==> design/flow/design.v <==
module cordic
  #(vectoring = 1,                                 
    width = 16,                                    
    iterations = width + 2,                        
    guard_bits = iterations - 1)                   
   (input  wire                       reset,       
    input  wire                       clk,         
    input  wire                       en,          
    input  wire  signed [width - 1:0] x0, y0, z0,  
    output logic signed [width    :0] x, y,        
    output logic signed [width - 1:0] z);          
   localparam logic signed [width - 1:0] pi_2 = 2**(width - 2);  
   function automatic logic signed [width + guard_bits - 1:0] atan_z(input integer i);
      case (i)
        0: atan_z = 33'd1073741824;
        1: atan_z = 33'd633866811;
        2: atan_z = 33'd334917815;
        3: atan_z = 33'd170009512;
        4: atan_z = 33'd85334662;
        5: atan_z = 33'd42708931;
        6: atan_z = 33'd21359677;
        7: atan_z = 33'd10680490;
        8: atan_z = 33'd5340327;
        9: atan_z = 33'd2670173;
        10: atan_z = 33'd1335088;
        11: atan_z = 33'd667544;
        12: atan_z = 33'd333772;
        13: atan_z = 33'd166886;
        14: atan_z = 33'd83443;
        15: atan_z = 33'd41722;
        16: atan_z = 33'd20861;
        17: atan_z = 33'd10430;
        default: atan_z = '0;
      endcase
   endfunction  
   logic signed [width + guard_bits    :0] xr[iterations + 1], yr[iterations + 1];
   logic signed [width + guard_bits - 1:0] zr[iterations + 1];
   always_ff @(posedge clk or posedge reset)
     if (reset)
       for (int i = 0; i < iterations + 1; ++i)
         begin
            xr[i] <= '0;
            yr[i] <= '0;
            zr[i] <= '0;
         end
     else
       if (en)
         for (int i = -1; i < iterations; ++i)
           if (i == -1)
             if (vectoring == 1)
               if (x0 < 0 && y0 >= 0)  
                 begin
                    xr[0] <= y0          << guard_bits;
                    yr[0] <= -x0         << guard_bits;
                    zr[0] <= (z0 + pi_2) << guard_bits;
                 end
               else if (x0 < 0 && y0 < 0)  
                 begin
                    xr[0] <= -y0         << guard_bits;
                    yr[0] <= x0          << guard_bits;
                    zr[0] <= (z0 - pi_2) << guard_bits;
                 end
               else
                 begin
                    xr[0] <= x0 << guard_bits;
                    yr[0] <= y0 << guard_bits;
                    zr[0] <= z0 << guard_bits;
                 end
             else
               if (z0[$left(z0)-:2] == 2'b10)  
                 begin
                    xr[0] <= y0          << guard_bits;
                    yr[0] <= -x0         << guard_bits;
                    zr[0] <= (z0 + pi_2) << guard_bits;
                 end
               else if (z0[$left(z0)-:2] == 2'b01)  
                 begin
                    xr[0] <= -y0         << guard_bits;
                    yr[0] <= x0          << guard_bits;
                    zr[0] <= (z0 - pi_2) << guard_bits;
                 end
               else
                 begin
                    xr[0] <= x0 << guard_bits;
                    yr[0] <= y0 << guard_bits;
                    zr[0] <= z0 << guard_bits;
                 end
           else
             if (vectoring == 1)
               if (yr[i] >= 0)
                 begin
                    xr[i + 1] <= xr[i] + (yr[i] >>> i);
                    yr[i + 1] <= yr[i] - (xr[i] >>> i);
                    zr[i + 1] <= zr[i] + atan_z(i);
                 end
               else
                 begin
                    xr[i + 1] <= xr[i] - (yr[i] >>> i);
                    yr[i + 1] <= yr[i] + (xr[i] >>> i);
                    zr[i + 1] <= zr[i] - atan_z(i);
                 end
             else
               if (zr[i] < 0)
                 begin
                    xr[i + 1] <= xr[i] + (yr[i] >>> i);
                    yr[i + 1] <= yr[i] - (xr[i] >>> i);
                    zr[i + 1] <= zr[i] + atan_z(i);
                 end
               else
                 begin
                    xr[i + 1] <= xr[i] - (yr[i] >>> i);
                    yr[i + 1] <= yr[i] + (xr[i] >>> i);
                    zr[i + 1] <= zr[i] - atan_z(i);
                 end
   always_ff @(posedge clk or posedge reset)
     if (reset)
       begin
          x <= '0;
          y <= '0;
          z <= '0;
       end
     else
       if (en)
         begin
            x <= round_result(xr[iterations]);
            y <= round_result(yr[iterations]);
            z <= round_result(zr[iterations]);
         end
   function signed [width:0] round_result(input signed [width + guard_bits:0] x);
      round_result = (x + 2**(guard_bits - 1)) >>> guard_bits;
   endfunction
endmodule
==> design/flow/run.sh <==
#!/bin/bash
# the make line also repeats each setting of config.mk as NAME=value (left out here)
make -C /OpenROAD-flow-scripts/flow DESIGN_CONFIG=/design/flow/config.mk WORK_HOME=/design/flow/orfs CLKGATE_MAP_FILE= finish
==> design/flow/config.mk <==
export PLATFORM = sky130hd
export DESIGN_NAME = cordic
export DESIGN_NICKNAME = cordic
export VERILOG_FILES = /design/flow/design.v
export SDC_FILE = /design/flow/constraint.sdc
export NUM_CORES = 4
export LEC_CHECK = 0
export CAP_MARGIN = 20
export CORE_MARGIN = 2
export CORE_UTILIZATION = 38
export SLEW_MARGIN = 20
==> design/flow/constraint.sdc <==
create_clock -name core_clock -period 5.39 [get_ports {clk}]
set_input_delay 1.0780 -clock core_clock [delete_from_list [all_inputs] [get_ports {clk}]]
set_output_delay 1.0780 -clock core_clock [all_outputs]
set_load 0.01 [all_outputs]
==> results of run 1 <==
metal layers:
metal,vias up,wire (um),track usage (%)
li1,60400,-,-
met1,57100,175000,24.5
met2,1797,193000,34.8
met3,658,10800,1.68
met4,0,15800,7.21
met5,-,0,0
metrics by stage:
stage | instance area, um2 | instances | worst slack, ns | utilization [%]
floorplan | 148000 | 16600 | -19.23 | -
global placement | 156000 | 21600 | 0.0842 | 40.4
detailed placement | 156000 | 21600 | 0.174 | 40.4
CTS | 163000 | 22000 | 0.105 | 42.2
global route | 163000 | 22000 | 0.00249 | 42.3
finish | 163000 | 22000 | 0.198 | 42.3
what timing repair did:
item	CTS	global route
endpoints found under the setup margin	0	41
buffers inserted	0	3
resized	0	34
hold endpoints to repair	0	0
final cells by class:
cell class / instances / share of cell area, %
Timing Repair Buffer: 313 / 1.88
Sequential cell: 1698 / 26.1
Antenna cell: 6 / 0.00921
Clock buffer: 282 / 3.63
Multi-Input combinational cell: 13800 / 62.2
Clock inverter: 93 / 0.721
Inverter: 661 / 1.53
Tap cell: 5175 / 3.97
==> out/qor.log, run 1 <==
[hold_path] hold path depth 1
[setup_path] cell repeated most along the worst path sky130_fd_sc_hd__a21o_1
[setup_path] critical path endpoint category flop
[setup_path] critical path endpoint xr[7][31]$_DFFE_PP0P_
[logic_synthesis] most used flip-flop cell after synthesis sky130_fd_sc_hd__dfrtp_1
[setup_path] slowest cell on the critical path sky130_fd_sc_hd__or4_1
[setup_path] Crit. path cell count 20
[route] length of the first detailed-routing pass in iterations 6
[placed_design] Final HPWL DP 311,000 um
[grt] wire length of the first global-routing pass 631,000 um
[status] result of the run finished clean
[grt] pin count of the biggest net entering global routing 177
[setup_path] Crit Path Category reg2reg
[setup_path] cells along the critical path or3_1 -> nor3_2 -> nand3_1 -> or4_1 -> or3_1 -> or2_2 -> nand2_1 -> xnor2_1 -> ha_1 -> a21o_1 -> a21o_1 -> a21o_1 -> a21o_1 -> a21o_1 -> a21o_1 -> a41o_1 -> a31o_2 -> a21o_1 -> a211o_1 -> a22o_1
[hold_path] beginning of the worst hold path zr[12][2]$_DFFE_PP0P_
[layout] filler cell count in the final layout 38,200
[route] DRC viols 0
[logic_synthesis] fraction of the yosys area taken by sequential cells 28.8%
[placed_design] weighted congestion at the end of routability-driven global placement 0.911
[clock_network] Num CTS Buffers 207
[logic_synthesis] main area contributors sky130_fd_sc_hd__dfrtp_1 29%, sky130_fd_sc_hd__ha_1 13%, sky130_fd_sc_hd__mux2_2 7.9%
[logic_synthesis] post-synthesis compound-gate area fraction 20.6%
[logic_synthesis] post-synthesis cell count from yosys 16,500
[sta] slew margin rel. 23.0%
[grt] antenna violations before repair 4
[sta] setup tns final 0 ns
[floorplan] Cell Rows 228
[logic_synthesis] Post-Syn Area per Cell 8.94 um2
[floorplan] floorplan die height 627 um
[clock_network] CTS tree yes
[setup_path] worst setup path start yr[6][8]$_DFFE_PP0P_
[logic_synthesis] EDFF count, synth 0
[route] total wire length 395,000 um
[sta] maximum frequency from static timing analysis 0.193 GHz
[route] via count of the routed design 120,000
[grt] number of global-route vias before repair 116,000
[sta] final tally of hold violations 0
[clock_network] root buf cell sky130_fd_sc_hd__clkbuf_16
[floorplan] core region area 386,000 um2
[sta] period utilisation layout 96.3%
[flow_run] max-cap viol count 0
[clock_network] count of clock tree sinks 1,698
[logic_synthesis] Post-Synth XOR/XNOR Area 11.4%
[sta] Worst Max-Slew Pin Slew 1.16 ns
[sta] Pins Over Slew Limit 0
[clock_network] clock-pin slew of the registers on the worst-case setup and hold paths 0.07 ns
[sta] final tally of setup violations 0
[layout] area of the multi-input gates 101,000 um2
[grt] GR Util All Layers 19.5%
[layout] growth of design area from synthesis to finish 10.5%
[logic_synthesis] cell count after synthesis 16,500
[floorplan] chip area 393,000 um2
[logic_synthesis] number of warnings reported in the yosys synthesis log 4
[clock_network] clock latency reported for the late side of the worst-skew pair 0.91 ns
[floorplan] floorplan utilization 38.2%
[setup_path] FF-to-FF End xr[7][31]$_DFFE_PP0P_
[logic_synthesis] Async SR Flop Fraction 100%
[placed_design] port bufs 100
[clock_network] CTS HTree Levels 4
[logic_synthesis] cell area after technology mapping 148,000 um2
[hold_path] path class of the lowest-slack min-delay path reg2reg
[logic_synthesis] ys flops 1,698
[logic_synthesis] dominant cell type by area after synthesis sky130_fd_sc_hd__dfrtp_1
[setup_path] cell type group with the largest total delay on the critical path AND-OR/OR-AND gates
[setup_path] startpoint of the worst register-to-register path yr[6][8]$_DFFE_PP0P_
[setup_path] critical path data required time 6.15 ns
[logic_synthesis] area figure in the yosys stat output 148,000 um2
[sta] fin crit period 5.19 ns
[sta] maximum clock skew at final layout 0.0554 ns
[setup_path] delay contributed by the slowest stage of the critical path 0.49 ns
[clock_network] Clock Path Buffers 4
[grt] global-route congestion overflow total 0
[flow_run] number of warning messages in the logs 87
[route] post-route ant nets 0
[setup_path] worst path arrival time 5.95 ns
[route] DRC marker count from the first detailed-route iteration 6,281
[logic_synthesis] Area leader share 28.8%
[clock_network] post-cts hold buffer count 0
[sta] smallest hold slack 0.465 ns
[logic_synthesis] largest combinational cell category by area AND-OR/OR-AND gates
[setup_path] startpoint type of the worst setup path flop
[layout] Final nets 18,300
[floorplan] # IOs 101
[logic_synthesis] Commonest cells post-synth 1,698 x sky130_fd_sc_hd__dfrtp_1, 1,566 x sky130_fd_sc_hd__ha_1, 1,389 x sky130_fd_sc_hd__a21oi_1
[sta] unrepaired setup endpoints after global routing false
[logic_synthesis] area fraction in and, or, nand and nor cells after synthesis 14.0%
[logic_synthesis] cell with the most instances after synthesis sky130_fd_sc_hd__dfrtp_1
[layout] register cell area after layout 42,500 um2
[logic_synthesis] synth unique cells 105
[setup_path] Register-to-Register Setup Slack 0.20 ns
[hold_path] terminating pin of the worst hold path zr[13][2]$_DFFE_PP0P_
[logic_synthesis] multiplexer share of the synthesized area 8.34%
[route] per-cell routed wire length 17.9 um
[floorplan] width of the die 627 um
[logic_synthesis] Adder Area Share 13.9%
[setup_path] worst reg2reg path depth 20
[setup_path] WP buf/inv 0
[route] average vias per placed instance 5.45
[setup_path] maximum net fanout on the critical path 4
==> run 2, diff against run 1 <==
- CORE_UTILIZATION: 38 -> 68
- CTS_CLUSTER_DIAMETER: unset -> 35
- CTS_CLUSTER_SIZE: unset -> 62
- HOLD_SLACK_MARGIN: unset -> -0.09
- SETUP_SLACK_MARGIN: unset -> 1.27
- TNS_END_PERCENT: unset -> 80
- clock period: 5.39 -> 4.46 ns (I/O delays scaled with it)
==> run 2 against run 1 <==
  * Highest routed layer is now met5
  * Utilization increased by 45 points
  * The layout now fails its checks (setup timing)
  * Critical endpoint unchanged
  * Synthesized cell count unchanged
  * Final cell count decreased by 1.5%
  * Worst hold slack got worse by 0.13 ns
==> out/qor.log, run 2 <==
[logic_synthesis] most used flip-flop cell after synthesis sky130_fd_sc_hd__dfrtp_1
[clock_network] CTS HTree Levels 5 [+1]
[logic_synthesis] Commonest cells post-synth 1,698 x sky130_fd_sc_hd__dfrtp_1, 1,566 x sky130_fd_sc_hd__ha_1, 1,389 x sky130_fd_sc_hd__a21oi_1
[logic_synthesis] largest combinational cell category by area AND-OR/OR-AND gates
[setup_path] startpoint type of the worst setup path flop
[layout] growth of design area from synthesis to finish 27.4%
[setup_path] FF-to-FF End xr[7][31]$_DFFE_PP0P_
[logic_synthesis] area fraction in and, or, nand and nor cells after synthesis 14.0% [unchanged]
[logic_synthesis] synth unique cells 105 [unchanged]
[setup_path] worst reg2reg path depth 20 [unchanged]
[logic_synthesis] cell with the most instances after synthesis sky130_fd_sc_hd__dfrtp_1
[layout] area of the multi-input gates 110,000 um2 [+8.3%]
[sta] maximum frequency from static timing analysis 0.195 GHz [+1.0%]
[setup_path] maximum net fanout on the critical path 3 [-1]
[logic_synthesis] cell count after synthesis 16,500 [unchanged]
[sta] Pins Over Slew Limit 0 [unchanged]
[placed_design] port bufs 100 [unchanged]
[clock_network] Clock Path Buffers 4 [unchanged]
[setup_path] Crit Path Category reg2reg
[logic_synthesis] area figure in the yosys stat output 148,000 um2 [unchanged]
[logic_synthesis] Async SR Flop Fraction 100% [unchanged]
[floorplan] core region area 215,000 um2 [-44%]
[status] result of the run failed layout checks
[clock_network] clock-pin slew of the registers on the worst-case setup and hold paths 0.05 ns [-0.02 ns]
[clock_network] clock latency reported for the late side of the worst-skew pair 0.98 ns [+0.07 ns]
[route] DRC marker count from the first detailed-route iteration 13,200 [+110%]
[route] DRC viols 0 [unchanged]
[layout] filler cell count in the final layout 11,000 [-71%]
[logic_synthesis] Post-Syn Area per Cell 8.94 um2 [unchanged]
[layout] Final nets 20,200 [+10%]
[layout] register cell area after layout 42,500 um2 [about the same]
[grt] pin count of the biggest net entering global routing 177 [unchanged]
[sta] period utilisation layout 115% [+19 points]
[sta] final tally of hold violations 0 [unchanged]
[setup_path] worst path arrival time 5.96 ns [about the same]
[route] average vias per placed instance 6.54 [+20%]
[route] per-cell routed wire length 22.4 um [+25%]
[setup_path] Crit. path cell count 20 [unchanged]
[clock_network] count of clock tree sinks 1,698 [unchanged]
[sta] maximum clock skew at final layout 0.0730 ns [+0.0175 ns]
[floorplan] width of the die 470 um [-25%]
[route] via count of the routed design 142,000 [+18%]
[setup_path] cell repeated most along the worst path sky130_fd_sc_hd__a21o_1
[sta] final tally of setup violations 128 [+128]
[logic_synthesis] number of warnings reported in the yosys synthesis log 4 [unchanged]
[route] length of the first detailed-routing pass in iterations 8 [+2]
[sta] Worst Max-Slew Pin Slew 1.25 ns [+0.0923 ns]
[floorplan] floorplan utilization 68.6% [+30 points]
[logic_synthesis] cell area after technology mapping 148,000 um2 [unchanged]
[logic_synthesis] post-synthesis cell count from yosys 16,500 [unchanged]
[setup_path] Register-to-Register Setup Slack -0.68 ns [-0.88 ns]
[sta] minimum setup slack in the final design -0.680 ns [-0.878 ns]
[grt] GR Util All Layers 39.2% [+20 points]
[status] Failed Checks setup timing
[setup_path] slowest cell on the critical path sky130_fd_sc_hd__or4_4
[logic_synthesis] dominant cell type by area after synthesis sky130_fd_sc_hd__dfrtp_1
[sta] fin crit period 5.14 ns [-0.0516 ns]
[flow_run] number of warning messages in the logs 109 [+25%]
[clock_network] post-cts hold buffer count 0 [unchanged]
[clock_network] Num CTS Buffers 354 [+71%]
[setup_path] critical path data required time 5.28 ns [-0.87 ns]
[setup_path] worst setup path start yr[6][9]$_DFFE_PP0P_
[setup_path] cell type group with the largest total delay on the critical path AND-OR/OR-AND gates
[setup_path] startpoint of the worst register-to-register path yr[6][9]$_DFFE_PP0P_
[layout] post-route standard cell area excluding fillers 188,000 um2 [+15%]
[logic_synthesis] EDFF count, synth 0 [unchanged]
[grt] number of global-route vias before repair 135,000 [+17%]
[sta] slew margin rel. 16.2% [-6.8 points]
[grt] antenna violations before repair 10 [+6]
[hold_path] path class of the lowest-slack min-delay path in2async
[setup_path] critical path endpoint category flop
[floorplan] chip area 221,000 um2 [-44%]
[placed_design] post-placement cell area 162,000 um2 [+4.2%]
[setup_path] delay contributed by the slowest stage of the critical path 0.44 ns [-0.05 ns]
[placed_design] Final HPWL DP 318,000 um [+2.1%]
[logic_synthesis] Area leader share 28.8% [unchanged]
[setup_path] cells along the critical path or3_4 -> nor3_4 -> nand2_1 -> or4_4 -> or3_4 -> o41ai_4 -> xnor2_1 -> ha_1 -> a21o_1 -> a21o_1 -> a21o_1 -> a21o_1 -> a21o_1 -> a21o_1 -> a21o_1 -> a41o_1 -> a31o_2 -> a21o_1 -> a211o_1 -> a22o_1
[clock_network] root buf cell sky130_fd_sc_hd__clkbuf_16
[grt] global-route congestion overflow total 0 [unchanged]
[sta] unrepaired setup endpoints after global routing true
[clock_network] CTS tree yes
[logic_synthesis] Post-Synth XOR/XNOR Area 11.4% [unchanged]
[grt] wire length of the first global-routing pass 713,000 um [+13%]
[floorplan] # IOs 101 [unchanged]
[logic_synthesis] Adder Area Share 13.9% [unchanged]
[placed_design] weighted congestion at the end of routability-driven global placement 0.989 [+8.5%]
[setup_path] WP buf/inv 0 [unchanged]
[logic_synthesis] main area contributors sky130_fd_sc_hd__dfrtp_1 29%, sky130_fd_sc_hd__ha_1 13%, sky130_fd_sc_hd__mux2_2 7.9%
[route] post-route ant nets 0 [unchanged]
[floorplan] Cell Rows 170 [-25%]
[route] total wire length 486,000 um [+23%]
[setup_path] critical path endpoint xr[7][31]$_DFFE_PP0P_
[floorplan] floorplan die height 470 um [-25%]
[logic_synthesis] fraction of the yosys area taken by sequential cells 28.8% [unchanged]
[logic_synthesis] multiplexer share of the synthesized area 8.34% [unchanged]
[flow_run] max-cap viol count 0 [unchanged]
[logic_synthesis] ys flops 1,698 [unchanged]
[logic_synthesis] post-synthesis compound-gate area fraction 20.6% [unchanged]
-- run 2: area by class of cell --
class	instances	share of cell area (%)
multi-input combinational	13800	58.5
sequential	1698	22.6
timing repair buffer	2063	9.18
clock buffer	412	5.02
tap	2838	1.89
clock inverter	224	1.48
inverter	661	1.34
antenna	6	0.00799
-- run 2: per-layer routing --
layer / up-vias / GRT usage (%) / wire length (um)
met2: 6935 / 64.8 / 227000
met4: 4 / 21.2 / 34100
met5: - / 0 / 32
met3: 2134 / 5.65 / 37200
met1: 68500 / 49.5 / 188000
li1: 64400 / - / -
-- run 2: per-stage QoR --
step           setup WS, ns  TNS [ns]  utilization (%)  instances  hold WS, ns
2_1_floorplan        -19.97         -                -      16600        0.443
3_3_place_gp         -0.700    -23.91             75.5      20500        0.463
3_5_place_dp         -0.695    -31.47             75.5      20500        0.476
4_1_cts              -0.565     -9.82             84.1      21400        0.304
5_1_grt              -0.805    -46.85             87.4      21700        0.333
6_report             -0.680    -25.71             87.4      21700        0.337
-- run 2: repair_timing --
action                     4_1_cts  5_1_grt
pin swaps                      625      681
setup endpoints to repair     1011     1116
gates resized                 1026     1076
buffers inserted               229      286
gates cloned                     0        2
==> run 3, diff against run 2 <==
- ABC_AREA: unset -> 0
- CAP_MARGIN: 20 -> 5
- CELL_PAD_IN_SITES_DETAIL_PLACEMENT: unset -> 1
- CELL_PAD_IN_SITES_GLOBAL_PLACEMENT: unset -> 1
- CORE_ASPECT_RATIO: unset -> 0.74
- CORE_UTILIZATION: 68 -> 66
- CTS_CLUSTER_DIAMETER: 35 -> 225
- CTS_CLUSTER_SIZE: 62 -> 44
- GPL_TIMING_DRIVEN: unset -> 1
- HOLD_SLACK_MARGIN: -0.09 -> -0.01
- MAX_ROUTING_LAYER: unset -> met4
- MIN_ROUTING_LAYER: unset -> met1
- PLACE_DENSITY_LB_ADDON: unset -> 0.18
- SETUP_SLACK_MARGIN: 1.27 -> 0.81
- SLEW_MARGIN: 20 -> 30
- TNS_END_PERCENT: 80 -> 5
- clock period: 4.46 -> 3.95 ns (I/O delays scaled with it)
==> run 3 against run 2 <==
  * The run now fails in detailed placement
  * Synthesized area did not move
  * Synthesized cell count stayed put
  * Die size up 3.0%
==> out/qor.log, run 3 <==
[status] result of the run stopped before the end
[status] failing step detailed placement
[status] error that ended the run [ERROR DPL-0033] detailed placement checks failed during check placement.
[logic_synthesis] main area contributors sky130_fd_sc_hd__dfrtp_1 29%, sky130_fd_sc_hd__ha_1 13%, sky130_fd_sc_hd__mux2_2 7.9%
[logic_synthesis] cell area after technology mapping 148,000 um2 [unchanged]
[logic_synthesis] largest combinational cell category by area AND-OR/OR-AND gates
[floorplan] chip area 227,000 um2 [+3.0%]
[floorplan] core region area 223,000 um2 [+3.5%]
[logic_synthesis] cell with the most instances after synthesis sky130_fd_sc_hd__dfrtp_1
[logic_synthesis] post-synthesis compound-gate area fraction 20.6% [unchanged]
[logic_synthesis] Post-Synth XOR/XNOR Area 11.4% [unchanged]
[logic_synthesis] Commonest cells post-synth 1,698 x sky130_fd_sc_hd__dfrtp_1, 1,566 x sky130_fd_sc_hd__ha_1, 1,389 x sky130_fd_sc_hd__a21oi_1
[logic_synthesis] ys flops 1,698 [unchanged]
[placed_design] weighted congestion at the end of routability-driven global placement 1.01 [+2.5%]
[logic_synthesis] multiplexer share of the synthesized area 8.34% [unchanged]
[logic_synthesis] area fraction in and, or, nand and nor cells after synthesis 14.0% [unchanged]
[logic_synthesis] Post-Syn Area per Cell 8.94 um2 [unchanged]
[floorplan] floorplan die height 411 um [-13%]
[logic_synthesis] Adder Area Share 13.9% [unchanged]
[floorplan] # IOs 101 [unchanged]
[logic_synthesis] most used flip-flop cell after synthesis sky130_fd_sc_hd__dfrtp_1
[logic_synthesis] fraction of the yosys area taken by sequential cells 28.8% [unchanged]
[floorplan] floorplan utilization 66.3% [-2.3 points]
[floorplan] width of the die 554 um [+18%]
[logic_synthesis] EDFF count, synth 0 [unchanged]
[logic_synthesis] Area leader share 28.8% [unchanged]
[logic_synthesis] synth unique cells 105 [unchanged]
[logic_synthesis] area figure in the yosys stat output 148,000 um2 [unchanged]
[logic_synthesis] dominant cell type by area after synthesis sky130_fd_sc_hd__dfrtp_1
[placed_design] port bufs 100 [unchanged]
[logic_synthesis] post-synthesis cell count from yosys 16,500 [unchanged]
[floorplan] Cell Rows 149 [-12%]
[logic_synthesis] cell count after synthesis 16,500 [unchanged]
[logic_synthesis] Async SR Flop Fraction 100% [unchanged]
[logic_synthesis] number of warnings reported in the yosys synthesis log 4 [unchanged]
## run 3: stage by stage
stage / std cells / hold WS, ns
after floorplan: 16600 / 0.443
after global placement: 22200 / 0.472
==> run 4, diff against run 3 <==
- CAP_MARGIN: 5 -> 20
- CELL_PAD_IN_SITES_DETAIL_PLACEMENT: 1 -> unset
- CORE_ASPECT_RATIO: 0.74 -> unset
- CORE_UTILIZATION: 66 -> 69
- CTS_CLUSTER_DIAMETER: 225 -> 325
- CTS_CLUSTER_SIZE: 44 -> unset
- GPL_TIMING_DRIVEN: 1 -> unset
- HOLD_SLACK_MARGIN: -0.01 -> unset
- MAX_ROUTING_LAYER: met4 -> unset
- PLACE_DENSITY: unset -> 0.66
- PLACE_DENSITY_LB_ADDON: 0.18 -> unset
- SETUP_SLACK_MARGIN: 0.81 -> unset
- TNS_END_PERCENT: 5 -> 45
- clock period: 3.95 -> 5.03 ns (I/O delays scaled with it)
==> run 4 against run 3 <==
  * Now fails the layout checks on setup timing
  * Synthesized area did not move
  * Die size fell by 4.3%
  * Synthesized cell count did not move
==> out/qor.log, run 4 <==
[status] result of the run failed layout checks
[status] Failed Checks setup timing
[grt] antenna violations before repair 6
[flow_run] max-cap viol count 0
[grt] GR Util All Layers 36.0%
[layout] final core occ 76.3%
[logic_synthesis] area figure in the yosys stat output 148,000 um2 [unchanged]
[logic_synthesis] cell with the most instances after synthesis sky130_fd_sc_hd__dfrtp_1
[hold_path] terminating pin of the worst hold path zr[4][2]$_DFFE_PP0P_
[logic_synthesis] largest combinational cell category by area AND-OR/OR-AND gates
[clock_network] clock latency reported for the late side of the worst-skew pair 0.87 ns
[setup_path] cells along the critical path or3_4 -> nor3_4 -> nand2_1 -> or4_4 -> or3_4 -> o41ai_4 -> xnor2_1 -> ha_1 -> a21o_1 -> a21o_1 -> a21o_1 -> a21o_1 -> a21o_1 -> a21o_1 -> a21o_1 -> a41o_1 -> a31o_4 -> a21o_1 -> a211o_1 -> a22o_1
[logic_synthesis] area fraction in and, or, nand and nor cells after synthesis 14.0% [unchanged]
[logic_synthesis] synth unique cells 105 [unchanged]
[grt] global-route congestion overflow total 0
[setup_path] critical path endpoint xr[7][31]$_DFFE_PP0P_
[sta] slew margin rel. 35.0%
[logic_synthesis] most used flip-flop cell after synthesis sky130_fd_sc_hd__dfrtp_1
[logic_synthesis] Post-Synth XOR/XNOR Area 11.4% [unchanged]
[logic_synthesis] dominant cell type by area after synthesis sky130_fd_sc_hd__dfrtp_1
[route] DRC viols 0
[setup_path] cell type group with the largest total delay on the critical path AND-OR/OR-AND gates
[logic_synthesis] fraction of the yosys area taken by sequential cells 28.8% [unchanged]
[setup_path] delay contributed by the slowest stage of the critical path 0.43 ns
[logic_synthesis] post-synthesis cell count from yosys 16,500 [unchanged]
[grt] most congested layer reported by global routing met2
[setup_path] Crit. path cell count 20
[hold_path] hold path depth 2
[route] per-cell routed wire length 20.2 um
[setup_path] WP buf/inv 0
[sta] unrepaired setup endpoints after global routing true
[route] via count of the routed design 126,000
[floorplan] width of the die 466 um [-16%]
[layout] growth of design area from synthesis to finish 9.74%
[layout] post-route standard cell area excluding fillers 162,000 um2
[flow_run] number of warning messages in the logs 107
[hold_path] path class of the lowest-slack min-delay path reg2reg
[route] post-route ant nets 0
[logic_synthesis] Commonest cells post-synth 1,698 x sky130_fd_sc_hd__dfrtp_1, 1,566 x sky130_fd_sc_hd__ha_1, 1,389 x sky130_fd_sc_hd__a21oi_1
[logic_synthesis] multiplexer share of the synthesized area 8.34% [unchanged]
[sta] minimum setup slack in the final design -0.0648 ns
[logic_synthesis] Adder Area Share 13.9% [unchanged]
[logic_synthesis] Post-Syn Area per Cell 8.94 um2 [unchanged]
[placed_design] weighted congestion at the end of routability-driven global placement 1.02 [+0.61%]
[setup_path] startpoint type of the worst setup path flop
[logic_synthesis] ys flops 1,698 [unchanged]
[clock_network] root buf cell sky130_fd_sc_hd__clkbuf_16
[placed_design] Final HPWL DP 307,000 um
[logic_synthesis] post-synthesis compound-gate area fraction 20.6% [unchanged]
[logic_synthesis] Area leader share 28.8% [unchanged]
[floorplan] floorplan utilization 69.5% [+3.2 points]
[sta] final tally of setup violations 1
[setup_path] FF-to-FF End xr[7][31]$_DFFE_PP0P_
[layout] filler cell count in the final layout 16,000
[logic_synthesis] Async SR Flop Fraction 100% [unchanged]
[clock_network] CTS HTree Levels 4
[route] DRC marker count from the first detailed-route iteration 10,400
[route] length of the first detailed-routing pass in iterations 8
[clock_network] count of clock tree sinks 1,698
[logic_synthesis] cell area after technology mapping 148,000 um2 [unchanged]
[setup_path] cell repeated most along the worst path sky130_fd_sc_hd__a21o_1
[floorplan] core region area 212,000 um2 [-4.6%]
[floorplan] # IOs 101 [unchanged]
[clock_network] CTS tree yes
[route] total wire length 401,000 um
[sta] final tally of hold violations 0
[setup_path] maximum net fanout on the critical path 4
[grt] fraction of met2 tracks used by global routing 57.2%
[floorplan] Cell Rows 169 [+13%]
[grt] number of global-route vias before repair 120,000
[setup_path] startpoint of the worst register-to-register path yr[6][8]$_DFFE_PP0P_
[sta] setup tns final -0.0648 ns
[clock_network] Clock Path Buffers 3
[layout] Final nets 18,500
[logic_synthesis] cell count after synthesis 16,500 [unchanged]
[setup_path] worst setup path start yr[6][8]$_DFFE_PP0P_
[sta] Worst Max-Slew Pin Slew 0.975 ns
[setup_path] critical path data required time 5.75 ns
[floorplan] floorplan die height 466 um [+14%]
[grt] pin count of the biggest net entering global routing 210
[sta] maximum clock skew at final layout 0.0453 ns
[sta] maximum frequency from static timing analysis 0.196 GHz
[setup_path] slowest cell on the critical path sky130_fd_sc_hd__or4_4
[setup_path] worst reg2reg path depth 20
[sta] fin crit period 5.09 ns
[placed_design] post-placement cell area 154,000 um2
[setup_path] critical path endpoint category flop
[clock_network] Num CTS Buffers 195
[sta] period utilisation layout 101%
[logic_synthesis] main area contributors sky130_fd_sc_hd__dfrtp_1 29%, sky130_fd_sc_hd__ha_1 13%, sky130_fd_sc_hd__mux2_2 7.9%
[logic_synthesis] number of warnings reported in the yosys synthesis log 4 [unchanged]
[clock_network] clock-pin slew of the registers on the worst-case setup and hold paths 0.06 ns
[floorplan] chip area 218,000 um2 [-4.3%]
[grt] GR met3 Demand/Resource 5.36%
[grt] met1 capacity usage during global routing 49.9%
[hold_path] beginning of the worst hold path zr[3][2]$_DFFE_PP0P_
[grt] wire length of the first global-routing pass 644,000 um
[route] average vias per placed instance 6.34
[sta] Pins Over Slew Limit 0
[placed_design] worst slack, placed -0.146 ns
[logic_synthesis] EDFF count, synth 0 [unchanged]
[setup_path] worst path arrival time 5.81 ns
[setup_path] Crit Path Category reg2reg
[setup_path] Register-to-Register Setup Slack -0.06 ns
[placed_design] port bufs 100 [unchanged]
## run 4: per-layer routing
metal / wire [um] / part of all wire, %
met2: 180000 / 45
met4: 17000 / 4.2
met5: 27 / 0.0067
met1: 178000 / 44
met3: 25400 / 6.3
## run 4: through the flow
stage / cells / hold WS, ns
after global placement: 19500 / 0.465
final: 19800 / 0.484
after detailed placement: 19500 / 0.476
after global routing: 19800 / 0.502
after CTS: 19800 / 0.486
after floorplan: 16600 / 0.443
## run 4: timing repair
item | CTS | global route
setup endpoints to repair | 16 | 116
pin swaps | 4 | 58
resized | 13 | 168
buffers inserted | 0 | 20
hold buffers | 0 | 0
## run 4: final cells by class
cell class              instances  area (um2)  share of cell area [%]
diodes                          7        17.5                  0.0108
clock buffers                 282        5650                    3.49
clock inverters                78        1020                   0.632
inverters                     661        2500                    1.54
multi-input cells           13800      102000                    63.1
flip-flops and latches       1698       42500                    26.3
well taps                    2821        3530                    2.18
repair buffers                503        4580                    2.83
==> run 5, diff against run 4 <==
- CAP_MARGIN: 20 -> 15
- CELL_PAD_IN_SITES_GLOBAL_PLACEMENT: 1 -> 0
- CORE_UTILIZATION: 69 -> 72
- CTS_CLUSTER_SIZE: unset -> 22
- SETUP_SLACK_MARGIN: unset -> 0.66
- TNS_END_PERCENT: 45 -> 90
- clock period: 5.03 -> 4.79 ns (I/O delays scaled with it)
==> run 5 against run 4 <==
  * Die size is 4.1% lower
  * Fmax is 2.5% higher
  * Worst hold slack better by 0.0095 ns
  * Clock skew is 0.015 ns lower
  * First-iteration DRC count is 9.1% higher
  * The layout still fails its checks (setup timing)
  * Sequential share of layout area is 0.68 points lower
  * Wire length is 3.8% higher
  * Sequential cell count stayed put
  * Setup slack worse by 0.12 ns
==> out/qor.log, run 5 <==
[placed_design] weighted congestion at the end of routability-driven global placement 0.990 [-2.9%]
[clock_network] clock-pin slew of the registers on the worst-case setup and hold paths 0.10 ns [+0.04 ns]
[logic_synthesis] dominant cell type by area after synthesis sky130_fd_sc_hd__dfrtp_1
[grt] pin count of the biggest net entering global routing 190 [-9.5%]
[layout] Final nets 19,000 [+2.5%]
[sta] smallest hold slack 0.494 ns [+0.00945 ns]
[floorplan] # IOs 101 [unchanged]
[setup_path] Register-to-Register Setup Slack -0.18 ns [-0.12 ns]
[placed_design] Final HPWL DP 309,000 um [+0.70%]
[sta] maximum frequency from static timing analysis 0.201 GHz [+2.5%]
[logic_synthesis] ys flops 1,698 [unchanged]
[logic_synthesis] cell area after technology mapping 148,000 um2 [unchanged]
[clock_network] post-cts hold buffer count 0 [unchanged]
[setup_path] critical path data required time 5.47 ns [-0.28 ns]
[setup_path] worst path arrival time 5.65 ns [-0.16 ns]
[setup_path] cells along the critical path or3_4 -> nor3_4 -> nand2_2 -> or4_4 -> or3_4 -> buf_4 -> buf_6 -> or2_4 -> o21ai_2 -> xnor2_1 -> ha_1 -> a21o_1 -> a21o_1 -> a21o_1 -> a21o_1 -> a21o_1 -> a41o_1 -> a31o_2 -> a21o_1 -> a211o_1 -> a22o_1
[flow_run] number of warning messages in the logs 113 [+5.6%]
[setup_path] delay contributed by the slowest stage of the critical path 0.43 ns [about the same]
[floorplan] core region area 204,000 um2 [-3.8%]
[floorplan] floorplan die height 457 um [-2.1%]
[logic_synthesis] multiplexer share of the synthesized area 8.34% [unchanged]
[setup_path] FF-to-FF End xr[7][31]$_DFFE_PP0P_
[hold_path] terminating pin of the worst hold path xr[9][4]$_DFFE_PP0P_
[setup_path] maximum net fanout on the critical path 3 [-1]
[layout] final core occ 81.5% [+5.2 points]
[logic_synthesis] fraction of the yosys area taken by sequential cells 28.8% [unchanged]
[hold_path] path class of the lowest-slack min-delay path reg2reg
[setup_path] cell type group with the largest total delay on the critical path AND-OR/OR-AND gates
[logic_synthesis] Async SR Flop Fraction 100% [unchanged]
[sta] slew margin rel. 30.1% [-5.0 points]
[logic_synthesis] Adder Area Share 13.9% [unchanged]
[logic_synthesis] area fraction in and, or, nand and nor cells after synthesis 14.0% [unchanged]
[sta] Worst Max-Slew Pin Slew 1.05 ns [+0.0744 ns]
[setup_path] WP buf/inv 2 [+2]
[logic_synthesis] EDFF count, synth 0 [unchanged]
[grt] fraction of met2 tracks used by global routing 61.8% [+4.6 points]
[route] post-route ant nets 0 [unchanged]
[logic_synthesis] number of warnings reported in the yosys synthesis log 4 [unchanged]
[route] length of the first detailed-routing pass in iterations 8 [unchanged]
[setup_path] startpoint of the worst register-to-register path yr[6][8]$_DFFE_PP0P_
[clock_network] root buf cell sky130_fd_sc_hd__clkbuf_16
[logic_synthesis] post-synthesis compound-gate area fraction 20.6% [unchanged]
[status] Failed Checks setup timing
[setup_path] Crit Path Category reg2reg
[clock_network] CTS tree yes
[sta] fin crit period 4.97 ns [-0.123 ns]
[placed_design] port bufs 100 [unchanged]
[sta] Pins Over Slew Limit 0 [unchanged]
[grt] GR Util All Layers 37.6% [+1.5 points]
[grt] global-route congestion overflow total 0 [unchanged]
[logic_synthesis] largest combinational cell category by area AND-OR/OR-AND gates
[grt] wire length of the first global-routing pass 646,000 um [+0.36%]
[logic_synthesis] Commonest cells post-synth 1,698 x sky130_fd_sc_hd__dfrtp_1, 1,566 x sky130_fd_sc_hd__ha_1, 1,389 x sky130_fd_sc_hd__a21oi_1
[logic_synthesis] synth unique cells 105 [unchanged]
[floorplan] Cell Rows 166 [-1.8%]
[setup_path] worst setup path start yr[6][8]$_DFFE_PP0P_
[layout] growth of design area from synthesis to finish 12.7%
[setup_path] startpoint type of the worst setup path flop
[floorplan] width of the die 457 um [-2.1%]
[flow_run] max-cap viol count 0 [unchanged]
[clock_network] count of clock tree sinks 1,698 [unchanged]
[placed_design] worst slack, placed -0.390 ns [-0.244 ns]
[grt] met1 capacity usage during global routing 50.5% [+0.57 points]
[setup_path] critical path endpoint category flop
[grt] GR met3 Demand/Resource 3.90% [-1.5 points]
[setup_path] slowest cell on the critical path sky130_fd_sc_hd__or4_4
[grt] antenna violations before repair 3 [-3]
[logic_synthesis] post-synthesis cell count from yosys 16,500 [unchanged]
[floorplan] floorplan utilization 72.3% [+2.8 points]
[logic_synthesis] Post-Synth XOR/XNOR Area 11.4% [unchanged]
[logic_synthesis] Area leader share 28.8% [unchanged]
[logic_synthesis] area figure in the yosys stat output 148,000 um2 [unchanged]
[sta] final tally of setup violations 9 [+8]
[floorplan] chip area 209,000 um2 [-4.1%]
[route] total wire length 417,000 um [+3.8%]
[setup_path] worst reg2reg path depth 21 [+5.0%]
[route] per-cell routed wire length 20.8 um [+2.8%]
[route] DRC marker count from the first detailed-route iteration 11,400 [+9.1%]
[route] via count of the routed design 130,000 [+3.1%]
[logic_synthesis] Post-Syn Area per Cell 8.94 um2 [unchanged]
[setup_path] cell repeated most along the worst path sky130_fd_sc_hd__a21o_1
[setup_path] critical path endpoint xr[7][31]$_DFFE_PP0P_
[logic_synthesis] cell count after synthesis 16,500 [unchanged]
[sta] unrepaired setup endpoints after global routing true
[clock_network] Num CTS Buffers 87 [-55%]
[sta] final tally of hold violations 0 [unchanged]
[setup_path] Crit. path cell count 21 [+5.0%]
[clock_network] Clock Path Buffers 3 [unchanged]
[grt] most congested layer reported by global routing met2
[logic_synthesis] most used flip-flop cell after synthesis sky130_fd_sc_hd__dfrtp_1
[grt] number of global-route vias before repair 122,000 [+2.1%]
[logic_synthesis] main area contributors sky130_fd_sc_hd__dfrtp_1 29%, sky130_fd_sc_hd__ha_1 13%, sky130_fd_sc_hd__mux2_2 7.9%
[hold_path] beginning of the worst hold path xr[9][4]$_DFFE_PP0P_
[status] result of the run failed layout checks
[clock_network] clock latency reported for the late side of the worst-skew pair 0.79 ns [-0.08 ns]
[hold_path] hold path depth 1 [-1]
[clock_network] CTS HTree Levels 3 [-1]
[sta] minimum setup slack in the final design -0.182 ns [-0.117 ns]
[sta] maximum clock skew at final layout 0.0299 ns [-0.0154 ns]
[route] DRC viols 0 [unchanged]
[sta] period utilisation layout 104% [+2.5 points]
[route] average vias per placed instance 6.48 [+2.1%]
[logic_synthesis] cell with the most instances after synthesis sky130_fd_sc_hd__dfrtp_1
[run 5: routing by layer]
| metal | vias to the layer above | share of wire [%] |
|---|---|---|
| met5 | - | 0 |
| met4 | 0 | 5.2 |
| met3 | 1053 | 6.0 |
| met2 | 4365 | 47 |
| met1 | 62800 | 42 |
| li1 | 61600 | - |
[run 5: metrics by stage]
stage	cells	cell area (um2)	setup TNS [ns]
floorplan	16600	148000	-
global placement	19600	156000	-2.62
global route	20000	166000	-3.92
detailed placement	19600	156000	-4.07
CTS	19800	162000	-0.576
finish	20000	166000	-1.02
[run 5: timing repair]
action,4_1_cts,5_1_grt
gates resized,497,721
buffers inserted,128,198
hold endpoints to repair,0,0
setup endpoints to repair,395,563
pin swaps,308,452
[run 5: layout make-up]
cell class / instances / area [um2]
Antenna cell: 4 / 10.0
Clock buffer: 101 / 2230
Clock inverter: 8 / 108
Fill cell: 13600 / 37800
Inverter: 661 / 2520
Multi-Input combinational cell: 13800 / 106000
Sequential cell: 1698 / 42500
Tap cell: 2688 / 3360
Timing Repair Buffer: 1083 / 9130
==> run 6, diff against run 5 <==
- CAP_MARGIN: 15 -> 20
- CELL_PAD_IN_SITES_DETAIL_PLACEMENT: unset -> 1
- CELL_PAD_IN_SITES_GLOBAL_PLACEMENT: 0 -> 2
- CORE_ASPECT_RATIO: unset -> 1.57
- CORE_MARGIN: 2 -> 8
- CORE_UTILIZATION: 72 -> 62
- CTS_CLUSTER_DIAMETER: 325 -> unset
- CTS_CLUSTER_SIZE: 22 -> 39
- GPL_ROUTABILITY_DRIVEN: unset -> 0
- HOLD_SLACK_MARGIN: unset -> -0.08
- MAX_ROUTING_LAYER: unset -> met4
- PLACE_DENSITY: 0.66 -> unset
- PLACE_DENSITY_LB_ADDON: unset -> 0.02
- SETUP_SLACK_MARGIN: 0.66 -> 0.88
- SLEW_MARGIN: 30 -> 15
- TNS_END_PERCENT: 90 -> unset
- clock period: 4.79 -> 6.08 ns (I/O delays scaled with it)
==> run 6 against run 5 <==
  * The flow now stops in global placement without I/O
  * Synthesized cell count unchanged
  * Synthesized area unchanged
  * Die size up 22%
==> out/qor.log, run 6 <==
[logic_synthesis] cell with the most instances after synthesis sky130_fd_sc_hd__dfrtp_1
[logic_synthesis] EDFF count, synth 0 [unchanged]
[logic_synthesis] main area contributors sky130_fd_sc_hd__dfrtp_1 29%, sky130_fd_sc_hd__ha_1 13%, sky130_fd_sc_hd__mux2_2 7.9%
[logic_synthesis] area figure in the yosys stat output 148,000 um2 [unchanged]
[logic_synthesis] post-synthesis compound-gate area fraction 20.6% [unchanged]
[logic_synthesis] cell area after technology mapping 148,000 um2 [unchanged]
[floorplan] floorplan die height 627 um [+37%]
[logic_synthesis] multiplexer share of the synthesized area 8.34% [unchanged]
[status] result of the run stopped before the end
[logic_synthesis] dominant cell type by area after synthesis sky130_fd_sc_hd__dfrtp_1
[logic_synthesis] Area leader share 28.8% [unchanged]
[logic_synthesis] fraction of the yosys area taken by sequential cells 28.8% [unchanged]
[logic_synthesis] area fraction in and, or, nand and nor cells after synthesis 14.0% [unchanged]
[floorplan] width of the die 405 um [-11%]
[floorplan] floorplan utilization 62.3% [-10 points]
[logic_synthesis] Commonest cells post-synth 1,698 x sky130_fd_sc_hd__dfrtp_1, 1,566 x sky130_fd_sc_hd__ha_1, 1,389 x sky130_fd_sc_hd__a21oi_1
[logic_synthesis] largest combinational cell category by area AND-OR/OR-AND gates
[logic_synthesis] post-synthesis cell count from yosys 16,500 [unchanged]
[logic_synthesis] synth unique cells 105 [unchanged]
[floorplan] chip area 254,000 um2 [+22%]
[floorplan] core region area 237,000 um2 [+16%]
[logic_synthesis] ys flops 1,698 [unchanged]
[logic_synthesis] Adder Area Share 13.9% [unchanged]
[floorplan] Cell Rows 224 [+35%]
[status] error that ended the run [ERROR FLW-0024] Place density exceeds 1.0 (current PLACE_DENSITY_LB_ADDON =  0.02). Please check if the value of  PLACE_DENSITY_LB_ADDON is between 0 and 0.99.
[logic_synthesis] number of warnings reported in the yosys synthesis log 4 [unchanged]
[status] failing step global placement without I/O
[logic_synthesis] Async SR Flop Fraction 100% [unchanged]
[logic_synthesis] most used flip-flop cell after synthesis sky130_fd_sc_hd__dfrtp_1
[logic_synthesis] Post-Synth XOR/XNOR Area 11.4% [unchanged]
[logic_synthesis] Post-Syn Area per Cell 8.94 um2 [unchanged]
[logic_synthesis] cell count after synthesis 16,500 [unchanged]
==> run 7, diff against run 6 <==
- ABC_AREA: 0 -> unset
- CELL_PAD_IN_SITES_DETAIL_PLACEMENT: 1 -> unset
- CELL_PAD_IN_SITES_GLOBAL_PLACEMENT: 2 -> unset
- CORE_ASPECT_RATIO: 1.57 -> unset
- CORE_MARGIN: 8 -> 2
- CORE_UTILIZATION: 62 -> 59
- CTS_CLUSTER_SIZE: 39 -> 20
- GPL_ROUTABILITY_DRIVEN: 0 -> unset
- HOLD_SLACK_MARGIN: -0.08 -> unset
- MAX_ROUTING_LAYER: met4 -> unset
- MIN_ROUTING_LAYER: met1 -> unset
- PLACE_DENSITY_LB_ADDON: 0.02 -> unset
- SETUP_SLACK_MARGIN: 0.88 -> 1.24
- SLEW_MARGIN: 15 -> 20
- clock period: 6.08 -> 5.5 ns (I/O delays scaled with it)
==> run 7 against run 6 <==
  * Now clean on timing, DRC and antenna
  * Synthesized area unchanged
  * Synthesized cell count is the same
  * Die size hardly changed
==> out/qor.log, run 7 <==
[status] result of the run finished clean
[setup_path] worst reg2reg path depth 20
[grt] wire length of the first global-routing pass 654,000 um
[grt] GR Util All Layers 31.2%
[logic_synthesis] most used flip-flop cell after synthesis sky130_fd_sc_hd__dfrtp_1
[clock_network] CTS HTree Levels 4
[setup_path] startpoint type of the worst setup path flop
[flow_run] number of warning messages in the logs 105
[setup_path] Crit Path Category reg2reg
[setup_path] maximum net fanout on the critical path 4
[sta] slew margin rel. 20.2%
[placed_design] worst slack, placed 0.230 ns
[route] average vias per placed instance 6.08
[sta] maximum frequency from static timing analysis 0.198 GHz
[floorplan] # IOs 101
[floorplan] core region area 249,000 um2 [+5.0%]
[sta] setup tns final 0 ns
[flow_run] max-cap viol count 0
[setup_path] Register-to-Register Setup Slack 0.45 ns
[placed_design] port bufs 100
[logic_synthesis] main area contributors sky130_fd_sc_hd__dfrtp_1 29%, sky130_fd_sc_hd__ha_1 13%, sky130_fd_sc_hd__mux2_2 7.9%
[route] DRC marker count from the first detailed-route iteration 8,445
[logic_synthesis] post-synthesis compound-gate area fraction 20.6% [unchanged]
[floorplan] chip area 254,000 um2 [about the same]
[logic_synthesis] cell with the most instances after synthesis sky130_fd_sc_hd__dfrtp_1
[clock_network] clock latency reported for the late side of the worst-skew pair 0.89 ns
[logic_synthesis] Area leader share 28.8% [unchanged]
[clock_network] count of clock tree sinks 1,698
[route] via count of the routed design 127,000
[floorplan] floorplan utilization 59.3% [-3.0 points]
[hold_path] terminating pin of the worst hold path zr[12][3]$_DFFE_PP0P_
[logic_synthesis] area figure in the yosys stat output 148,000 um2 [unchanged]
[sta] unrepaired setup endpoints after global routing true
[logic_synthesis] cell area after technology mapping 148,000 um2 [unchanged]
[setup_path] cell repeated most along the worst path sky130_fd_sc_hd__a21o_1
[setup_path] WP buf/inv 0
[layout] growth of design area from synthesis to finish 17.9%
[clock_network] clock-pin slew of the registers on the worst-case setup and hold paths 0.06 ns
[placed_design] Final HPWL DP 309,000 um
[setup_path] slowest cell on the critical path sky130_fd_sc_hd__or4_4
[sta] final tally of setup violations 0
[route] per-cell routed wire length 20.1 um
[route] DRC viols 0
[logic_synthesis] multiplexer share of the synthesized area 8.34% [unchanged]
[logic_synthesis] Commonest cells post-synth 1,698 x sky130_fd_sc_hd__dfrtp_1, 1,566 x sky130_fd_sc_hd__ha_1, 1,389 x sky130_fd_sc_hd__a21oi_1
[setup_path] cells along the critical path or3_4 -> nor3_4 -> nand2_2 -> or4_4 -> or3_4 -> o41ai_4 -> xnor2_1 -> ha_1 -> a21o_1 -> a21o_1 -> a21o_1 -> a21o_1 -> a21o_1 -> a21o_1 -> a21o_1 -> a41o_1 -> a31o_4 -> a21o_1 -> a211o_1 -> a22o_1
[clock_network] root buf cell sky130_fd_sc_hd__clkbuf_16
[clock_network] Num CTS Buffers 199
[route] total wire length 419,000 um
[logic_synthesis] synth unique cells 105 [unchanged]
[setup_path] startpoint of the worst register-to-register path yr[6][8]$_DFFE_PP0P_
[logic_synthesis] area fraction in and, or, nand and nor cells after synthesis 14.0% [unchanged]
[setup_path] Crit. path cell count 20
[logic_synthesis] Post-Synth XOR/XNOR Area 11.4% [unchanged]
[placed_design] weighted congestion at the end of routability-driven global placement 0.948
[setup_path] FF-to-FF End xr[7][31]$_DFFE_PP0P_
[route] length of the first detailed-routing pass in iterations 8
[logic_synthesis] EDFF count, synth 0 [unchanged]
[hold_path] hold path depth 1
[logic_synthesis] Adder Area Share 13.9% [unchanged]
[setup_path] delay contributed by the slowest stage of the critical path 0.44 ns
[floorplan] floorplan die height 504 um [-20%]
[logic_synthesis] Async SR Flop Fraction 100% [unchanged]
[logic_synthesis] Post-Syn Area per Cell 8.94 um2 [unchanged]
[grt] pin count of the biggest net entering global routing 196
[sta] final tally of hold violations 0
[setup_path] critical path endpoint xr[7][31]$_DFFE_PP0P_
[grt] antenna violations before repair 9
[route] post-route ant nets 0
[setup_path] critical path data required time 6.25 ns
[floorplan] width of the die 504 um [+24%]
[setup_path] critical path endpoint category flop
[layout] final core occ 69.9%
[clock_network] CTS tree yes
[layout] post-route standard cell area excluding fillers 174,000 um2
[sta] fin crit period 5.05 ns
[layout] Final nets 19,000
[setup_path] worst path arrival time 5.80 ns
[clock_network] post-cts hold buffer count 0
[logic_synthesis] dominant cell type by area after synthesis sky130_fd_sc_hd__dfrtp_1
[floorplan] Cell Rows 183 [-18%]
[hold_path] path class of the lowest-slack min-delay path reg2reg
[setup_path] worst setup path start yr[6][8]$_DFFE_PP0P_
[sta] maximum clock skew at final layout 0.0405 ns
[logic_synthesis] fraction of the yosys area taken by sequential cells 28.8% [unchanged]
[logic_synthesis] largest combinational cell category by area AND-OR/OR-AND gates
[logic_synthesis] ys flops 1,698 [unchanged]
[grt] global-route congestion overflow total 0
[sta] minimum setup slack in the final design 0.449 ns
[clock_network] Clock Path Buffers 3
[logic_synthesis] post-synthesis cell count from yosys 16,500 [unchanged]
[grt] number of global-route vias before repair 121,000
[logic_synthesis] number of warnings reported in the yosys synthesis log 4 [unchanged]
[logic_synthesis] cell count after synthesis 16,500 [unchanged]
[sta] Worst Max-Slew Pin Slew 1.20 ns
[sta] period utilisation layout 91.8%
[hold_path] beginning of the worst hold path zr[11][3]$_DFFE_PP0P_
[sta] Pins Over Slew Limit 0
[setup_path] cell type group with the largest total delay on the critical path AND-OR/OR-AND gates
[placed_design] post-placement cell area 154,000 um2
[run 7: timing repair]
item	in CTS	in global routing
buffers inserted	323	306
pin swaps	476	656
endpoints found under the setup margin	436	428
resized	984	943
gates cloned	2	0
[run 7: routing by layer]
layer | part of all wire, % | routed length (um) | vias to the layer above | track usage [%]
met3 | 4.8 | 20100 | 804 | 3.88
met2 | 48 | 200000 | 2894 | 52.5
met4 | 3.8 | 16000 | 8 | 10.7
met5 | 0.011 | 48 | - | 0
met1 | 44 | 182000 | 61100 | 41.4
li1 | - | - | 61700 | -
[run 7: final cells by class]
| class | instances | area [um2] |
|---|---|---|
| Antenna cell | 2 | 5.00 |
| Fill cell | 20000 | 74800 |
| Clock buffer | 281 | 5800 |
| Tap cell | 3330 | 4170 |
| Multi-Input combinational cell | 13800 | 109000 |
| Inverter | 661 | 2540 |
| Sequential cell | 1698 | 42700 |
| Clock inverter | 85 | 1230 |
| Timing Repair Buffer | 964 | 8460 |
[run 7: stage by stage]
| step | std cells | hold WS, ns |
|---|---|---|
| 2_1_floorplan | 16600 | 0.443 |
| 3_3_place_gp | 19800 | 0.466 |
| 3_5_place_dp | 19800 | 0.475 |
| 4_1_cts | 20500 | 0.484 |
| 5_1_grt | 20800 | 0.508 |
| 6_report | 20800 | 0.483 |
==> run 8, diff against run 7 <==
- ABC_AREA: unset -> 0
- CELL_PAD_IN_SITES_GLOBAL_PLACEMENT: unset -> 1
- CORE_ASPECT_RATIO: unset -> 1.72
- CORE_UTILIZATION: 59 -> 67
- CTS_CLUSTER_DIAMETER: unset -> 225
- CTS_CLUSTER_SIZE: 20 -> unset
- GPL_TIMING_DRIVEN: unset -> 1
- HOLD_SLACK_MARGIN: unset -> -0.01
- MIN_ROUTING_LAYER: unset -> met1
- PLACE_DENSITY_LB_ADDON: unset -> 0.18
- SETUP_SLACK_MARGIN: 1.24 -> 0.81
- SLEW_MARGIN: 20 -> 30
- TNS_END_PERCENT: unset -> 5
- clock period: 5.5 -> 5.49 ns (I/O delays scaled with it)
==> run 8 against run 7 <==
  * Global-route usage is 5.9 points higher
  * Design area is 7.2% lower
  * Highest routed layer unchanged
  * Final cell count is 5.0% lower
==> out/qor.log, run 8 <==
[logic_synthesis] area figure in the yosys stat output 148,000 um2 [unchanged]
[setup_path] Register-to-Register Setup Slack 0.36 ns [-0.09 ns]
[floorplan] floorplan utilization 67.5% [+8.1 points]
[route] total wire length 427,000 um [+2.1%]
[route] DRC viols 0 [unchanged]
[logic_synthesis] area fraction in and, or, nand and nor cells after synthesis 14.0% [unchanged]
[floorplan] Cell Rows 225 [+23%]
[sta] final tally of hold violations 0 [unchanged]
[layout] final core occ 73.8% [+3.8 points]
[logic_synthesis] Async SR Flop Fraction 100% [unchanged]
[flow_run] number of warning messages in the logs 102 [-2.9%]
[floorplan] floorplan die height 619 um [+23%]
[logic_synthesis] post-synthesis compound-gate area fraction 20.6% [unchanged]
[logic_synthesis] multiplexer share of the synthesized area 8.34% [unchanged]
[status] result of the run finished clean
[hold_path] hold path depth 1 [unchanged]
[logic_synthesis] Post-Synth XOR/XNOR Area 11.4% [unchanged]
[setup_path] cells along the critical path or4_1 -> or3_1 -> nor2_1 -> nand2_1 -> or4_1 -> nand2_1 -> xnor2_1 -> ha_1 -> a21o_1 -> a21o_1 -> a21o_1 -> a21o_1 -> a21oi_1 -> o21ai_1 -> a21oi_2 -> o21ai_0 -> o41ai_2 -> xnor2_1 -> mux2_2
[setup_path] slowest cell on the critical path sky130_fd_sc_hd__or4_1
[logic_synthesis] synth unique cells 105 [unchanged]
[logic_synthesis] main area contributors sky130_fd_sc_hd__dfrtp_1 29%, sky130_fd_sc_hd__ha_1 13%, sky130_fd_sc_hd__mux2_2 7.9%
[clock_network] CTS HTree Levels 4 [unchanged]
[floorplan] core region area 219,000 um2 [-12%]
[layout] register cell area after layout 42,500 um2 [-0.31%]
[sta] period utilisation layout 93.4% [+1.6 points]
[setup_path] WP buf/inv 0 [unchanged]
[logic_synthesis] post-synthesis cell count from yosys 16,500 [unchanged]
[logic_synthesis] largest combinational cell category by area AND-OR/OR-AND gates
[setup_path] critical path data required time 6.23 ns [-0.02 ns]
[grt] antenna violations before repair 13 [+4]
[placed_design] port bufs 100 [unchanged]
[logic_synthesis] dominant cell type by area after synthesis sky130_fd_sc_hd__dfrtp_1
[setup_path] delay contributed by the slowest stage of the critical path 0.59 ns [+0.15 ns]
[setup_path] worst setup path start yr[11][18]$_DFFE_PP0P_
[setup_path] worst path arrival time 5.87 ns [+0.07 ns]
[logic_synthesis] Post-Syn Area per Cell 8.94 um2 [unchanged]
[grt] global-route congestion overflow total 0 [unchanged]
[layout] post-route standard cell area excluding fillers 161,000 um2 [-7.2%]
[hold_path] path class of the lowest-slack min-delay path reg2reg
[clock_network] root buf cell sky130_fd_sc_hd__clkbuf_16
[sta] maximum frequency from static timing analysis 0.195 GHz [-1.5%]
[setup_path] Crit. path cell count 19 [-5.0%]
[logic_synthesis] EDFF count, synth 0 [unchanged]
[clock_network] clock latency reported for the late side of the worst-skew pair 0.86 ns [-0.03 ns]
[logic_synthesis] ys flops 1,698 [unchanged]
[grt] pin count of the biggest net entering global routing 187 [-4.6%]
[floorplan] # IOs 101 [unchanged]
[floorplan] chip area 224,000 um2 [-12%]
[logic_synthesis] Commonest cells post-synth 1,698 x sky130_fd_sc_hd__dfrtp_1, 1,566 x sky130_fd_sc_hd__ha_1, 1,389 x sky130_fd_sc_hd__a21oi_1
[clock_network] Clock Path Buffers 4 [+1]
[sta] unrepaired setup endpoints after global routing true
[layout] growth of design area from synthesis to finish 9.34%
[setup_path] critical path endpoint category flop
[logic_synthesis] cell area after technology mapping 148,000 um2 [unchanged]
[sta] Worst Max-Slew Pin Slew 1.01 ns [-0.191 ns]
[setup_path] Crit Path Category reg2reg
[grt] GR Util All Layers 37.1% [+5.9 points]
[logic_synthesis] number of warnings reported in the yosys synthesis log 4 [unchanged]
[floorplan] width of the die 362 um [-28%]
[logic_synthesis] Area leader share 28.8% [unchanged]
[layout] Final nets 18,400 [-2.8%]
[setup_path] cell repeated most along the worst path sky130_fd_sc_hd__a21o_1
[placed_design] post-placement cell area 153,000 um2 [about the same]
[route] post-route ant nets 0 [unchanged]
[setup_path] startpoint type of the worst setup path flop
[logic_synthesis] cell with the most instances after synthesis sky130_fd_sc_hd__dfrtp_1
[clock_network] clock-pin slew of the registers on the worst-case setup and hold paths 0.07 ns [about the same]
[flow_run] max-cap viol count 0 [unchanged]
[route] via count of the routed design 126,000 [-0.63%]
[route] length of the first detailed-routing pass in iterations 7 [-1]
[setup_path] worst reg2reg path depth 19 [-5.0%]
[layout] area of the multi-input gates 102,000 um2 [-6.1%]
[placed_design] weighted congestion at the end of routability-driven global placement 1.03 [+8.6%]
[sta] maximum clock skew at final layout 0.0331 ns [-0.00740 ns]
[sta] Pins Over Slew Limit 0 [unchanged]
[setup_path] cell type group with the largest total delay on the critical path AND-OR/OR-AND gates
[route] DRC marker count from the first detailed-route iteration 6,828 [-19%]
[hold_path] beginning of the worst hold path zr[11][3]$_DFFE_PP0P_
[logic_synthesis] Adder Area Share 13.9% [unchanged]
[setup_path] critical path endpoint xr[12][31]$_DFFE_PP0P_
[hold_path] terminating pin of the worst hold path zr[12][3]$_DFFE_PP0P_
[logic_synthesis] fraction of the yosys area taken by sequential cells 28.8% [unchanged]
[route] per-cell routed wire length 21.6 um [+7.5%]
[grt] number of global-route vias before repair 127,000 [+5.2%]
[logic_synthesis] most used flip-flop cell after synthesis sky130_fd_sc_hd__dfrtp_1
[setup_path] startpoint of the worst register-to-register path yr[11][18]$_DFFE_PP0P_
[setup_path] maximum net fanout on the critical path 5 [+1]
[route] average vias per placed instance 6.36 [+4.6%]
[setup_path] FF-to-FF End xr[12][31]$_DFFE_PP0P_
[grt] wire length of the first global-routing pass 665,000 um [+1.7%]
[clock_network] CTS tree yes
[sta] fin crit period 5.13 ns [+0.0777 ns]
[layout] filler cell count in the final layout 17,300 [-13%]
[sta] slew margin rel. 32.4% [+12 points]
[placed_design] Final HPWL DP 332,000 um [+7.5%]
[sta] final tally of setup violations 0 [unchanged]
[clock_network] Num CTS Buffers 177 [-11%]
[logic_synthesis] cell count after synthesis 16,500 [unchanged]
[clock_network] count of clock tree sinks 1,698 [unchanged]
[run 8: area by class of cell]
cell class | instances | area share (%)
Tap cell | 2837 | 2.20
Inverter | 661 | 1.54
Clock inverter | 70 | 0.601
Multi-Input combinational cell | 13800 | 63.4
Timing Repair Buffer | 453 | 2.61
Clock buffer | 250 | 3.22
Sequential cell | 1698 | 26.4
Antenna cell | 15 | 0.0233
[run 8: stage by stage]
| step | hold WS, ns | TNS [ns] | cells | setup slack (ns) |
|---|---|---|---|---|
| finish | 0.474 | 0 | 19800 | 0.362 |
| CTS | 0.469 | 0 | 19700 | 0.269 |
| global placement | 0.462 | -0.207 | 19400 | -0.113 |
| detailed placement | 0.470 | -0.0942 | 19400 | -0.0620 |
| global route | 0.495 | 0 | 19800 | 0.150 |
| floorplan | 0.443 | - | 16600 | -19.15 |
[run 8: timing repair]
action,CTS,global route
endpoints found under the hold margin,0,0
setup endpoints to repair,198,349
pin swaps,30,57
hold buffers,0,0
resized,63,180
buffers inserted,21,52
[run 8: per-layer routing]
metal	vias up	track usage [%]	routed length, um
li1	60500	-	-
met1	60200	33.1	139000
met2	3062	71.1	226000
met3	1900	4.88	15200
met4	4	34.7	47100
met5	-	0	24
